==> branch violet: inputs <==
==> flow/design.v (excerpt) <==
module parameterized_signed_alu #(parameter in_data_width=16,out_data_width=16,arith_out_data_width=32)(
input signed [in_data_width-1:0]A,B,
input clk,rst,
input [3:0]alu_fn,
output shift_flag,arith_flag,logic_flag,cmp_flag,carry_out,
output [out_data_width-1:0]shift_out,logic_out,cmp_out,
output signed[arith_out_data_width-1:0] arith_out
);
Settings: LEC_CHECK=0, ABC_AREA=0, CAP_MARGIN=35, CELL_PAD_IN_SITES_DETAIL_PLACEMENT=0, CORE_MARGIN=2, CORE_UTILIZATION=72, CTS_CLUSTER_DIAMETER=27, CTS_CLUSTER_SIZE=25, MAX_ROUTING_LAYER=met4, PLACE_DENSITY_LB_ADDON=0.27, SLEW_MARGIN=40; clock period 116.0 ns.
run.sh (not shown) runs the stock make flow with config.mk's settings and CLKGATE_MAP_FILE=.
==> branch ember: changes against branch violet <==
- ABC_AREA: 0 -> default
- CAP_MARGIN: 35 -> 20
- CELL_PAD_IN_SITES_DETAIL_PLACEMENT: 0 -> default
- CORE_UTILIZATION: 72 -> 65
- CTS_CLUSTER_DIAMETER: 27 -> default
- CTS_CLUSTER_SIZE: 25 -> default
- PLACE_DENSITY_LB_ADDON: 0.27 -> default
- SLEW_MARGIN: 40 -> 20
- TNS_END_PERCENT: default -> 5
==> flow/constraint.sdc (replaced) <==
create_clock -name core_clock -period 79.2 [get_ports {clk}]
set_input_delay 15.8400 -clock core_clock [delete_from_list [all_inputs] [get_ports {clk}]]
set_output_delay 15.8400 -clock core_clock [all_outputs]
set_load 0.01 [all_outputs]
==> notes <==
Against branch violet, the via count of branch ember is higher by about 15%. Of branch violet and branch ember, branch ember has the higher final area (gap 20%, measured against branch ember). Against branch violet, the cell count of branch ember is higher by 17%. Against branch violet, the non-clock buffer count of branch ember is higher by 1058. Of branch ember and branch violet, branch ember has the higher core utilization (gap 10 points). Against branch violet, the count of clock-buffer cells in the layout of branch ember is lower by 1. Of branch ember and branch violet, branch ember has the higher die size (gap 11%, measured against branch violet). Of branch ember and branch violet, branch violet has the higher global-route usage (gap 2.9 points). Branch ember finished but fails on capacitance limit, slew limit, setup timing. Branch violet produced a clean layout. Against branch ember, the first-iteration DRC count of branch violet is smaller by about 30%.
==> figures <==
                                                                                      branch ember       branch violet
Result of the run                                                         finished with violations  no timing/DRC/antenna violations
Reasons for failing layout checks                      capacitance limit, slew limit, setup timing                   -
Final core utilization                                                                      88.45%              78.18%
Clock buf/inv share                                                                        0.4918%             0.6970%
Total placed instance area                                                              53,150 µm²          45,900 µm²
Transition time at the pin with the least slew margin                                      1499 ps            927.8 ps
Met2 Track Usage GR                                                                         74.42%              75.99%
Crit path capture                                                               dut0.arith_out[28]  dut0.arith_out[11]
Final Setup Violations                                                                          32                   0
Die extent in y                                                                           262.3 µm            249.4 µm
Number of global-route vias before repair                                                   50,160              46,360
Place WS                                                                                  -3969 ps             8385 ps
Non-clk bufs                                                                                 1,255                 197
Die Span X                                                                                262.3 µm            249.4 µm
Grt met1 use                                                                                57.22%              60.92%
Count of tool warnings                                                                          62                  60
Worst EP required                                                                        79,490 ps          116,200 ps


==> job 5676: inputs <==
Starting RTL as in the previous note.
export LEC_CHECK = 0
export ABC_AREA = 0
export CAP_MARGIN = 35
export CELL_PAD_IN_SITES_DETAIL_PLACEMENT = 2
export CORE_MARGIN = 10
export CORE_UTILIZATION = 50
export CTS_CLUSTER_DIAMETER = 164
export GPL_TIMING_DRIVEN = 0
export HOLD_SLACK_MARGIN = 0.26
export MAX_ROUTING_LAYER = met5
export SETUP_SLACK_MARGIN = 5.0
export SLEW_MARGIN = 40
export TNS_END_PERCENT = 10
create_clock -name core_clock -period 144.0 [get_ports {clk}]
==> inputs of job 6741, as changes to job 5676 <==
ABC_AREA = default   (was 0)
CAP_MARGIN = 20   (was 35)
CELL_PAD_IN_SITES_DETAIL_PLACEMENT = default   (was 2)
CORE_MARGIN = 2   (was 10)
CORE_UTILIZATION = 40   (was 50)
CTS_CLUSTER_DIAMETER = default   (was 164)
GPL_ROUTABILITY_DRIVEN = 0   (was default)
GPL_TIMING_DRIVEN = default   (was 0)
HOLD_SLACK_MARGIN = default   (was 0.26)
MAX_ROUTING_LAYER = default   (was met5)
PLACE_DENSITY_LB_ADDON = 0.05   (was default)
SETUP_SLACK_MARGIN = default   (was 5.0)
SLEW_MARGIN = 20   (was 40)
TNS_END_PERCENT = default   (was 10)
==> flow/constraint.sdc (replaced) <==
create_clock -name core_clock -period 85.0 [get_ports {clk}]
set_input_delay 17.0000 -clock core_clock [delete_from_list [all_inputs] [get_ports {clk}]]
set_output_delay 17.0000 -clock core_clock [all_outputs]
set_load 0.01 [all_outputs]
==> inputs of job 8527, as changes to job 5676 <==
ABC_AREA = 1   (was 0)
CAP_MARGIN = 20   (was 35)
CELL_PAD_IN_SITES_DETAIL_PLACEMENT = default   (was 2)
CORE_MARGIN = 2   (was 10)
CORE_UTILIZATION = 72   (was 50)
CTS_CLUSTER_DIAMETER = default   (was 164)
CTS_CLUSTER_SIZE = 100   (was default)
GPL_TIMING_DRIVEN = default   (was 0)
HOLD_SLACK_MARGIN = default   (was 0.26)
MAX_ROUTING_LAYER = default   (was met5)
PLACE_DENSITY = 0.43   (was default)
SETUP_SLACK_MARGIN = default   (was 5.0)
SLEW_MARGIN = 20   (was 40)
TNS_END_PERCENT = default   (was 10)
==> flow/constraint.sdc (replaced) <==
create_clock -name core_clock -period 58.4 [get_ports {clk}]
set_input_delay 11.6800 -clock core_clock [delete_from_list [all_inputs] [get_ports {clk}]]
set_output_delay 11.6800 -clock core_clock [all_outputs]
set_load 0.01 [all_outputs]
==> results <==
| item | job 5676 | job 6741 | job 8527 |
|---|---|---|---|
| Die H | 314 um | 333 um | 248 um |
| Average size of a mapped cell | 7.40 um^2 | 7.40 um^2 | 6.62 um^2 |
| Die area | 98,900 um^2 | 111,000 um^2 | 61,700 um^2 |
| Total half-perimeter wirelength after legalization and detailed placement | - | 144 mm | 158 mm |
| Result of the run | did not finish | finished clean | did not finish |
| Last stage reached | detailed placement (3_5_place_dp) | - | clock tree synthesis (4_1_cts) |
| Yosys top cell area share | 19.1% | 19.1% | 19.3% |
| Die outline width | 314 um | 333 um | 248 um |
| Placement-stage worst setup slack | - | -3.53 ns | -25.00 ns |
| Cell Area, Synth | 43,400 um^2 | 43,400 um^2 | 43,000 um^2 |
| Number of core rows | 107 | 120 | 89 |
| Placed Cells incl. Taps | - | 7,772 | 8,909 |
| Starting Density | 50.7% | 40.4% | 72.9% |
| Post-synthesis simple-gate area fraction | 21.2% | 21.2% | 25.9% |
| Xor/xnor cell area share of the yosys netlist | 8.66% | 8.66% | 7.74% |
| Distinct lib cells | 107 | 107 | 83 |
| Most common cell in the synthesized netlist | sky130_fd_sc_hd__ha_1 | sky130_fd_sc_hd__ha_1 | sky130_fd_sc_hd__nand2_1 |
| Post-synth area from yosys stat | 43,400 um^2 | 43,400 um^2 | 43,000 um^2 |
| Cell Area, Placed | - | 49,700 um^2 | 56,800 um^2 |
| Gate count after technology mapping | 5,857 | 5,857 | 6,501 |
| Floorplan Core Area | 85,500 um^2 | 107,000 um^2 | 59,000 um^2 |
| Area share of fa/ha/maj cells after synthesis | 31.3% | 31.3% | 31.5% |
| Ao+oa area frac | 25.0% | 25.0% | 16.4% |
| MUX area fraction | 3.41% | 3.41% | 0.195% |
| Register area share after synthesis | 4.04% | 4.04% | 4.07% |
| Routability Congestion | 1.04 | - | 1.15 |
